==> flow/design.v (excerpt) <==
module color_centroid
  (
    input         clk,
    input         rst,           
    input  [2:0]  rgbfilter,     
    input         new_frame_i,   
    output [14:0] orig_addr,
    input  [11:0] orig_pxl,
    output        proc_we,
    output [14:0] proc_addr,
    output [11:0] proc_pxl,
    output [7:0]  centroid,
    output        new_centroid,
    output [2:0]  proximity
  );
Settings: LEC_CHECK=0, ABC_AREA=1, CAP_MARGIN=20, CORE_MARGIN=2, CORE_UTILIZATION=72, CTS_CLUSTER_DIAMETER=358, CTS_CLUSTER_SIZE=83, PLACE_DENSITY_LB_ADDON=0.0, SETUP_SLACK_MARGIN=0.82, SLEW_MARGIN=20; clock period 2.79 ns.
run.sh (not shown) runs the stock make flow with config.mk's settings and CLKGATE_MAP_FILE=.
The baseline died in global routing (5_1_grt), error DPL-0038.
==> next run, changes <==
Settings changed: ABC_AREA 1 to default, CORE_UTILIZATION 72 to 62, CTS_CLUSTER_DIAMETER 358 to default, CTS_CLUSTER_SIZE 83 to default, PLACE_DENSITY_LB_ADDON 0.0 to default, SETUP_SLACK_MARGIN 0.82 to default.
Clock period 2.79 ns to 5.03 ns, I/O delays scaled along.
After rerunning: The new run passed the timing, DRC and antenna checks. Die size increases by roughly a tenth. Synthesized area decreases by a few percent. Synthesized cell count decreases by about a fifth.
==> next run, changes <==
Settings changed: CORE_UTILIZATION 62 to 70, CTS_CLUSTER_DIAMETER from default to 31, SETUP_SLACK_MARGIN from default to 1.65.
Clock period 5.03 ns to 6.18 ns, I/O delays scaled along.
What happened:
- final area rose by 6.1%
- utilization rose by 14 points
- routed wire length is higher by 9.4%
- power came out higher by 9.1%
- combinational power shrinks by 17%
- worst hold slack loses 0.0069 ns
- via count is higher by 5.8%
- critical path depth grows by 1
- area after synthesis is unchanged
- sequential power is lower by 18%

* * *

Starting RTL as in the previous note.
Settings: LEC_CHECK=0, ABC_AREA=0, CAP_MARGIN=15, CORE_ASPECT_RATIO=1.38, CORE_MARGIN=5, CORE_UTILIZATION=54, CTS_CLUSTER_DIAMETER=100, GPL_TIMING_DRIVEN=1, MAX_ROUTING_LAYER=met5, SETUP_SLACK_MARGIN=2.98, SLEW_MARGIN=10, TNS_END_PERCENT=90; clock period 10.0 ns.
Edit:
ABC_AREA = default   (was 0)
CAP_MARGIN = 20   (was 15)
CORE_ASPECT_RATIO = default   (was 1.38)
CORE_MARGIN = 2   (was 5)
CORE_UTILIZATION = 70   (was 54)
CTS_CLUSTER_DIAMETER = default   (was 100)
GPL_TIMING_DRIVEN = default   (was 1)
MAX_ROUTING_LAYER = default   (was met5)
SETUP_SLACK_MARGIN = default   (was 2.98)
SLEW_MARGIN = 20   (was 10)
TNS_END_PERCENT = default   (was 90)
clock period = 4.41 ns   (was 10.0 ns; I/O delays follow)
After rerunning:
- setup slack got worse by 4.6 ns
- maximum frequency came out higher by 23%
- hold slack gets worse by 0.0064 ns
- register-to-register slack degrades by 4.6 ns
Edit:
CORE_UTILIZATION = 53   (was 70)
clock period = 5.31 ns   (was 4.41 ns; I/O delays follow)
What happened: Combinational power falls by about a fifth. Critical path depth rose by 1. Clock-buffer cell count goes up by 4.

* * *

## P
color_centroid again, from the RTL that the note above started with.
Settings: LEC_CHECK=0, CAP_MARGIN=20, CORE_ASPECT_RATIO=0.68, CORE_MARGIN=2, CORE_UTILIZATION=27, MIN_ROUTING_LAYER=met1, SETUP_SLACK_MARGIN=0.59, SLEW_MARGIN=40; clock period 3.12 ns.
| P | all stages done | FAIL | setup timing |
Setup changes, P to Q
- CELL_PAD_IN_SITES_DETAIL_PLACEMENT now 1, previously not set
- CORE_UTILIZATION now 45, was 27
- CORE_MARGIN now 7, was 2
- TNS_END_PERCENT now 85, previously not set
- CTS_CLUSTER_SIZE now 84, previously not set
- CELL_PAD_IN_SITES_GLOBAL_PLACEMENT now 0, previously not set
- SETUP_SLACK_MARGIN no longer set, was 0.59
Notes after the runs:
- [Q] flow finished | final checks: failed | reasons: setup timing
- Any difference in multi-input gate share of the layout cell area between P and Q is small enough to ignore.
- Q against P: peak clock frequency supported by timing shrank by 5.0%; number of DRC markers in iteration 0 fell by 14%.
Edits applied to the flow inputs when going from Q to R:
- a deleted MIN_ROUTING_LAYER that had been met1
- a deleted TNS_END_PERCENT that had been 85
- a deleted CORE_ASPECT_RATIO that had been 0.68
- a change of CORE_MARGIN from 7 to 2
- a deleted CTS_CLUSTER_SIZE that had been 84
- a deleted CELL_PAD_IN_SITES_DETAIL_PLACEMENT that had been 1
- a deleted CELL_PAD_IN_SITES_GLOBAL_PLACEMENT that had been 0
- a change of CORE_UTILIZATION from 45 to 40
- a change of SLEW_MARGIN from 40 to 20
- a change of the clock period (ns, I/O delays scaled along) from 3.12 to 9.44
Findings:
- R was carried through to the last stage, and its layout satisfied the timing, DRC and antenna checks.
- The area added between synthesis and finish of R is lower than that of Q.
- Relative to Q, area inside the core boundary increased by 5400 um^2 in R.
- Global-route wire length before repair on R is down relative to Q.
diff inputs: R => S
- putting ABC_AREA at 1 where nothing was set
- putting CTS_CLUSTER_DIAMETER at 309 where nothing was set
- putting HOLD_SLACK_MARGIN at -0.09 where nothing was set
- swapping 40 for 72 in CORE_UTILIZATION
- swapping 9.44 for 2.97 in the clock period (ns, I/O delays scaled along)
Results
Final checks on S, whose flow otherwise completed, came back failing, citing setup timing.
R reached the final stage; the timing, DRC and antenna checks on its layout passed.
[compare] base=R new=S: final area shows an increase of 8.5%; tally of clock buffers in the finished layout has decreased; fraction of area in registers went down by 3.2 points.
Input changes introduced in T (baseline for comparison: S):
- CTS_CLUSTER_DIAMETER now 100, was 309
- ABC_AREA now 0, was 1
- SETUP_SLACK_MARGIN now -0.2, previously not set
- SLEW_MARGIN now 40, was 20
- PLACE_DENSITY now 0.63, previously not set
- CAP_MARGIN now 0, was 20
[summary]
T finished every stage; the final checks, however, were not passed, the failures being setup timing. [diff] total half-perimeter wirelength after legalization and detailed placement, T relative to S: improvement. Number of ordinary and repair buffers in the finished layout in T is 54 above S. S -> T: via count decreased by more than 10%. T against S: global placer's final weighted congestion decreased by 0.054 relative to the old numbers; global-route usage over all layers decreased by 1.2 points relative to the old numbers; overall power of the completed layout increased by 27% relative to the old numbers; first-pass GRT wire length decreased by 6.2% relative to the old numbers. Cmp T vs S: standard cell core area lower in T.

* * *

Setup of v22:
color_centroid again, from the RTL that the note above started with.
clock: 3.31 ns
lec_check: 0
cap_margin: 10
core_margin: 7
core_utilization: 35
gpl_routability_driven: 0
gpl_timing_driven: 0
max_routing_layer: met4
place_density_lb_addon: 0.03
slew_margin: 20
tns_end_percent: 35
Every stage of v22 finished as expected; the final checks, on the other hand, flagged negative setup slack, which means the layout fails.
What v24 does differently from v22 at the input level:
- MAX_ROUTING_LAYER no longer set, was met4
- CORE_UTILIZATION now 54, was 35
- TNS_END_PERCENT no longer set, was 35
- SLEW_MARGIN now 25, was 20
- PLACE_DENSITY_LB_ADDON no longer set, was 0.03
- CORE_MARGIN now 2, was 7
- CTS_CLUSTER_DIAMETER now 100, previously not set
- GPL_ROUTABILITY_DRIVEN no longer set, was 0
- GPL_TIMING_DRIVEN no longer set, was 0
- the clock period (ns, I/O delays scaled along) now 10.0, was 3.31
Notes after the runs:
| total net switching power | v24 vs v22 | 69% lower |
v24 has register-to-register setup slack above what v22 had.
v24 | stages: all done | timing, DRC, antenna: all pass
v22 finished every stage; the final checks, however, were not passed, the failures being negative setup slack.
Between v22 and v24, the flow reports total area of multi-input combinational cells decreasing by a few percent.
Delay of the slowest cell on the worst path: v24 > v22
[inputs] v19 vs v24
- a change of CAP_MARGIN from 10 to 20
- a change of SLEW_MARGIN from 25 to 20
- a deleted CTS_CLUSTER_DIAMETER that had been 100
- a change of CORE_UTILIZATION from 54 to 40
- a change of the clock period (ns, I/O delays scaled along) from 10.0 to 5.31
Results
Diff v19 and v24: maximum clock frequency lower in v24
The global-route wire length before repair of v19 exceeds that of v24 by 2.6%.
[v19] via count rose 121 relative to v24
Going from v24 to v19, worst setup skew after layout did not really move; utilization went down; detailed-router iteration count before antenna repair went up; clock period minus final worst setup slack went down.
Of v19 and v24, v24 shows the lower wire length, with v19 above it.
Height of the die, v19 and v24: larger value in v19
Setup changes, v19 to v49
- a change of SLEW_MARGIN from 20 to 35
- a change of CORE_UTILIZATION from 40 to 54
- a change of the clock period (ns, I/O delays scaled along) from 5.31 to 10.0
[summary]
- v49 finished every stage and its layout cleared the timing, DRC and antenna checks.
- v49 and v19 ended up with nearly the same clock skew.
- orig_pxl[1] as the launch point of the critical path was reported by v49, and color_filter.colorpxls_rght_o[1] by v19.
- Compared v19 against v49; fraction of cell area in non-clock buffers within noise.
- Core util | v49 vs v19 | v49 higher
- v49 against v19; number of placement rows is down by more than 10%.
- As of v49, routed wire length had fallen by a few percent compared to v19.
- v49 vs. v19: total power shrank by about 50%; met2 usage grew by 7.4 points.
- Comparing v49 and v19, the lower per-cell via count in the routed design was measured on v19.
- From v19 to v49 the numbers moved as follows: worst hold slack increased 11 ps; weighted congestion at the end of routability-driven global placement decreased about 1.8%; design area decreased 400 µm².
Changes in v6 relative to v49:
- changing SLEW_MARGIN from 35 to 20
- changing CORE_UTILIZATION from 54 to 40
Results
From v49 to v6, number of pins with negative max-slew slack in the final report did not move at all.
In the metrics for v49 and v6, the one carrying the higher cell area reported after detailed placement is v6.
v49 has a higher worst setup slack than v6.
Going from v49 to v6, the met2 wirelength from detailed routing was found to have gone up by 2.2 mm.
Diff v49 -> v6: worst hold slack went down; routed wire length went up.
In v6 relative to v49, internal power contribution had gone up by a few percent.
Inputs modified between v6 and v54:
- CTS_CLUSTER_DIAMETER: unset -> 100
- TNS_END_PERCENT: unset -> 95
- CORE_ASPECT_RATIO: unset -> 1.38
- MAX_ROUTING_LAYER: unset -> met5
- GPL_TIMING_DRIVEN: unset -> 1
- CORE_UTILIZATION: 40 -> 54
- ABC_AREA: unset -> 0
- CORE_MARGIN: 2 -> 5
- SLEW_MARGIN: 20 -> 10
- PLACE_DENSITY_LB_ADDON: unset -> 0.17
- SETUP_SLACK_MARGIN: unset -> 2.98
- CAP_MARGIN: 20 -> 15
- Note that the wire length on met3 recorded for v6 amounts to 1.09 times the value seen in v54.
- Compared with v6, v54 shows non-clock buffer count that has gone down by a few percent.
- Reg-to-reg setup timing slack of v54 is on par with v6.
- Final net count (v54 over v6): decrease, 0.42%
- Relative to v6, the combined global-route utilization of all metal layers of v54 is higher by 4.1 points.
- Diff v6..v54 | count of pins over their slew limit | negligible
- Compared with v6, v54 instantiates a smaller number of standard cells.
Power figures rest on the tool's default switching activity, not on a simulated workload.
